## indigo
==> flow/design.v (excerpt) <==
module WorkingFinal(input clk, input reset, input wire[15:0] mem_rdata, output wire[15:0] mem_addr, output wire[15:0] mem_wdata, output wire mem_we, output wire halt);
For scale: ~3000 cells after synthesis, about 52 I/O pins, about 24000 um2 of cells after synthesis.
==> flow/config.mk <==
export PLATFORM = sky130hd
export DESIGN_NAME = WorkingFinal
export DESIGN_NICKNAME = WorkingFinal
export VERILOG_FILES = /design/flow/design.v
export SDC_FILE = /design/flow/constraint.sdc
export NUM_CORES = 4
export LEC_CHECK = 0
export CAP_MARGIN = 20
export CORE_ASPECT_RATIO = 1.81
export CORE_MARGIN = 2
export CORE_UTILIZATION = 66
export MAX_ROUTING_LAYER = met4
export SETUP_SLACK_MARGIN = 5.0
export SLEW_MARGIN = 20
export TNS_END_PERCENT = 5
==> flow/constraint.sdc <==
create_clock -name core_clock -period 30.0 [get_ports {clk}]
set_input_delay 6.0000 -clock core_clock [delete_from_list [all_inputs] [get_ports {clk}]]
set_output_delay 6.0000 -clock core_clock [all_outputs]
set_load 0.01 [all_outputs]
run.sh (not shown) runs the stock make flow with config.mk's settings and CLKGATE_MAP_FILE=.
What ended indigo was a tool error in global routing; the run never finished.
[inputs] garnet vs indigo
Settings: CORE_UTILIZATION now 71, was 66; SETUP_SLACK_MARGIN no longer set, was 5.0; MAX_ROUTING_LAYER no longer set, was met4; TNS_END_PERCENT no longer set, was 5; ABC_AREA now 1, previously not set; CORE_ASPECT_RATIO no longer set, was 1.81; the clock period (ns, I/O delays scaled along) now 36.0, was 30.0.
==> comparison <==
Taking indigo as the reference, in garnet combined area of all synthesized cells shrank by 1100 um2, distinct cell type count of the synthesized netlist shrank by 29%, fraction of synthesized area in multiplexers shrank by 6.6 points, initial core utilization grew by 5.0 points.
garnet ends up with a estimated wirelength of the detail-placed design that is about 18% lower than in indigo.
Fraction of the mapped netlist area in compound gates: garnet vs indigo down 7.0 points
Higher worst setup timing slack at the placement stage goes to garnet over indigo.
Run status, indigo: aborted in global routing, error GRT-0232
garnet reached the final stage; the timing, DRC and antenna checks on its layout passed.
Lower number of cells in the design after placement goes to indigo over garnet.
Biggest combinational cell group after synthesis: AND-OR/OR-AND gates -> indigo, simple AND/OR/NAND/NOR gates -> garnet
--- input diff garnet..sierra ---
Settings: an added HOLD_SLACK_MARGIN of -0.08; a change of CORE_UTILIZATION from 71 to 58; a change of the clock period (ns, I/O delays scaled along) from 36.0 to 16.4.
Results
Compared with garnet, sierra shows total half-perimeter wirelength after legalization and detailed placement higher by 10000 um.
Taking garnet as the reference, in sierra area of the die now larger; floorplan die height has increased.
Flow for sierra halted at global routing, error code GRT-0232.

== job 7729 ==
Starting RTL as in the previous note.
clock: 30.8 ns
lec_check: 0
cap_margin: 20
core_margin: 2
core_utilization: 70
cts_cluster_size: 37
hold_slack_margin: 0.3
setup_slack_margin: 4.5
slew_margin: 20
Job 7729: it failed with a tool error in global routing, so there are no final results.
diff inputs: job 7729 => job 4506
# job 7729
export LEC_CHECK = 0
export CAP_MARGIN = 20
export CORE_MARGIN = 2
export CORE_UTILIZATION = 70
export CTS_CLUSTER_SIZE = 37
export HOLD_SLACK_MARGIN = 0.3
export SETUP_SLACK_MARGIN = 4.5
export SLEW_MARGIN = 20
create_clock -name core_clock -period 30.8 [get_ports {clk}]
# job 4506
export LEC_CHECK = 0
export ABC_AREA = 1
export CAP_MARGIN = 20
export CORE_MARGIN = 2
export CORE_UTILIZATION = 72
export SLEW_MARGIN = 20
create_clock -name core_clock -period 36.0 [get_ports {clk}]
Job 4506 reached the final stage; the timing, DRC and antenna checks on its layout passed.
Compared with job 7729, in job 4506 number of buffers inserted during clock tree synthesis increased by 2 relative to the old numbers, fraction of synthesized area in multiplexers decreased by 6.6 points relative to the old numbers, post-synthesis cell count from yosys increased by 11% relative to the old numbers, net count after synthesis increased by 11% relative to the old numbers.
Relative to job 7729, synthesized cell count increased by 339 in job 4506.
Relative to job 7729, area after synthesis has gone down in job 4506.
diff inputs: job 4506 => job 4801
# job 4506
export LEC_CHECK = 0
export ABC_AREA = 1
export CAP_MARGIN = 20
export CORE_MARGIN = 2
export CORE_UTILIZATION = 72
export SLEW_MARGIN = 20
create_clock -name core_clock -period 36.0 [get_ports {clk}]
# job 4801
export LEC_CHECK = 0
export ABC_AREA = 1
export CAP_MARGIN = 20
export CORE_MARGIN = 2
export CORE_UTILIZATION = 53
export CTS_CLUSTER_SIZE = 100
export SLEW_MARGIN = 20
create_clock -name core_clock -period 16.4 [get_ports {clk}]
Results
| area reported by Yosys stat | job 4801 vs job 4506 | ≈ equal |. Pre-CTS worst setup slack: job 4801 vs job 4506 down 14.09 ns. FAIL: job 4801; every other run in job 4506 and job 4801 is clean. Job 4801 | ERROR | global routing. Between job 4506 and job 4801, the difference in area fraction in mux cells is negligible. Core utilization before placement: lower on job 4801. What job 4506 reported for die span in x has to be multiplied by 1.16 to get the figure for job 4801.
#### Input delta (job 2509 over job 4801)
# job 4801
export LEC_CHECK = 0
export ABC_AREA = 1
export CAP_MARGIN = 20
export CORE_MARGIN = 2
export CORE_UTILIZATION = 53
export CTS_CLUSTER_SIZE = 100
export SLEW_MARGIN = 20
create_clock -name core_clock -period 16.4 [get_ports {clk}]
# job 2509
export LEC_CHECK = 0
export CAP_MARGIN = 20
export CORE_MARGIN = 2
export CORE_UTILIZATION = 40
export SLEW_MARGIN = 20
create_clock -name core_clock -period 29.0 [get_ports {clk}]
==> comparison <==
Having completed the whole flow, job 2509 delivered a layout that passed the timing, DRC and antenna checks.
Compared job 2509 vs job 4801, and adder and majority cell fraction of the synthesized area is down in job 2509.
The run showing the greater full die area is job 2509.
Diff job 4801 and job 2509: number of setup buffers added after CTS lower in job 2509
In the flow results for job 4801 and job 2509, the total clock buffers created by CTS is smaller on job 4801.
Job 2509 vs job 4801, gate count of the mapped netlist went down by 339.
On synthesized cell area, job 2509 does worse than job 4801.
Re cell area after placement: job 4801 and job 2509 aren't equal, and the lower value belongs to job 2509.

WorkingFinal again, from the RTL that the note above started with.
clock: 42.7 ns
lec_check: 0
abc_area: 0
cap_margin: 10
cell_pad_in_sites_detail_placement: 2
cell_pad_in_sites_global_placement: 1
core_margin: 3
core_utilization: 17
cts_cluster_size: 80
gpl_routability_driven: 0
hold_slack_margin: 0.05
place_density_lb_addon: 0.23
slew_margin: 10
Next try:
- CELL_PAD_IN_SITES_DETAIL_PLACEMENT: 2 -> 0
- CORE_UTILIZATION: 17 -> 69
- PLACE_DENSITY: default -> 0.65
- PLACE_DENSITY_LB_ADDON: 0.23 -> default
- SETUP_SLACK_MARGIN: default -> -1.68
- clock period: 42.7 -> 66.4 ns (I/O delays scaled with it)
Result:
- This time the run stopped in 3_1_place_gp_skip_io
- die size fell by 75%
- synthesized cell count stays the same
- area after synthesis stays the same
Next try:
- ABC_AREA: 0 -> default
- CAP_MARGIN: 10 -> 0
- CELL_PAD_IN_SITES_DETAIL_PLACEMENT: 0 -> default
- CELL_PAD_IN_SITES_GLOBAL_PLACEMENT: 1 -> default
- CORE_MARGIN: 3 -> 2
- CORE_UTILIZATION: 69 -> 40
- CTS_CLUSTER_SIZE: 80 -> default
- GPL_ROUTABILITY_DRIVEN: 0 -> default
- HOLD_SLACK_MARGIN: 0.05 -> default
- PLACE_DENSITY: 0.65 -> default
- SETUP_SLACK_MARGIN: -1.68 -> default
- SLEW_MARGIN: 10 -> 0
- clock period: 66.4 -> 30.0 ns (I/O delays scaled with it)
=> Now the flow ran to the end with no violations; synthesized area is unchanged; synthesized cell count is unchanged; die size grows by about 70%.
Next try:
- ABC_AREA: default -> 1
- CAP_MARGIN: 0 -> 20
- CORE_UTILIZATION: 40 -> 64
- SLEW_MARGIN: 0 -> 20
- clock period: 30.0 -> 39.6 ns (I/O delays scaled with it)
What happened:
- clock-buffer cell count does not change
- setup slack gets better by 4600 ps
- routed wire length drops by 11%
- register-to-register slack is better by 4600 ps
- via count went up by 1.8%
- worst hold slack is about the same
- flip-flop count does not change

Starting RTL as in the previous note.
clock: 28.0 ns
lec_check: 0
abc_area: 1
cap_margin: 10
cell_pad_in_sites_detail_placement: 0
cell_pad_in_sites_global_placement: 3
core_aspect_ratio: 0.82
core_margin: 3
core_utilization: 17
cts_cluster_size: 52
gpl_routability_driven: 0
hold_slack_margin: 0.05
max_routing_layer: met4
min_routing_layer: met2
place_density_lb_addon: 0.23
slew_margin: 20
Then changed:
CAP_MARGIN = 15   (was 10)
SETUP_SLACK_MARGIN = 5.0   (was unset)
clock period = 27.1 ns   (was 28.0 ns; I/O delays follow)
After rerunning:
- The new run completed with no timing, DRC or antenna violations
- first-iteration DRC count grows by 8.7%
- worst setup slack loses 520 ps
- die area does not change
- cell area rises by 7.4%
Then changed:
ABC_AREA = 0   (was 1)
CAP_MARGIN = 10   (was 15)
CELL_PAD_IN_SITES_GLOBAL_PLACEMENT = 1   (was 3)
CORE_ASPECT_RATIO = unset   (was 0.82)
CORE_UTILIZATION = 57   (was 17)
CTS_CLUSTER_SIZE = 80   (was 52)
MAX_ROUTING_LAYER = unset   (was met4)
MIN_ROUTING_LAYER = unset   (was met2)
SETUP_SLACK_MARGIN = unset   (was 5.0)
SLEW_MARGIN = 10   (was 20)
clock period = 66.4 ns   (was 27.1 ns; I/O delays follow)
=> The changed run completed with no timing, DRC or antenna violations; area after synthesis rises by a few percent; wire length falls by a quarter to a third; non-clock buffer count falls by 439; register-to-register slack gains 31000 ps; cell area falls by about a fifth; die area falls by well over a third.
Then changed:
ABC_AREA = 1   (was 0)
CELL_PAD_IN_SITES_GLOBAL_PLACEMENT = 0   (was 1)
CORE_UTILIZATION = 70   (was 57)
PLACE_DENSITY = 0.6   (was unset)
PLACE_DENSITY_LB_ADDON = unset   (was 0.23)
clock period = 27.0 ns   (was 66.4 ns; I/O delays follow)
=> Now the flow aborted during global routing; synthesized area drops by about 5%; synthesized cell count went up by 11%; die size went down by about 22%.
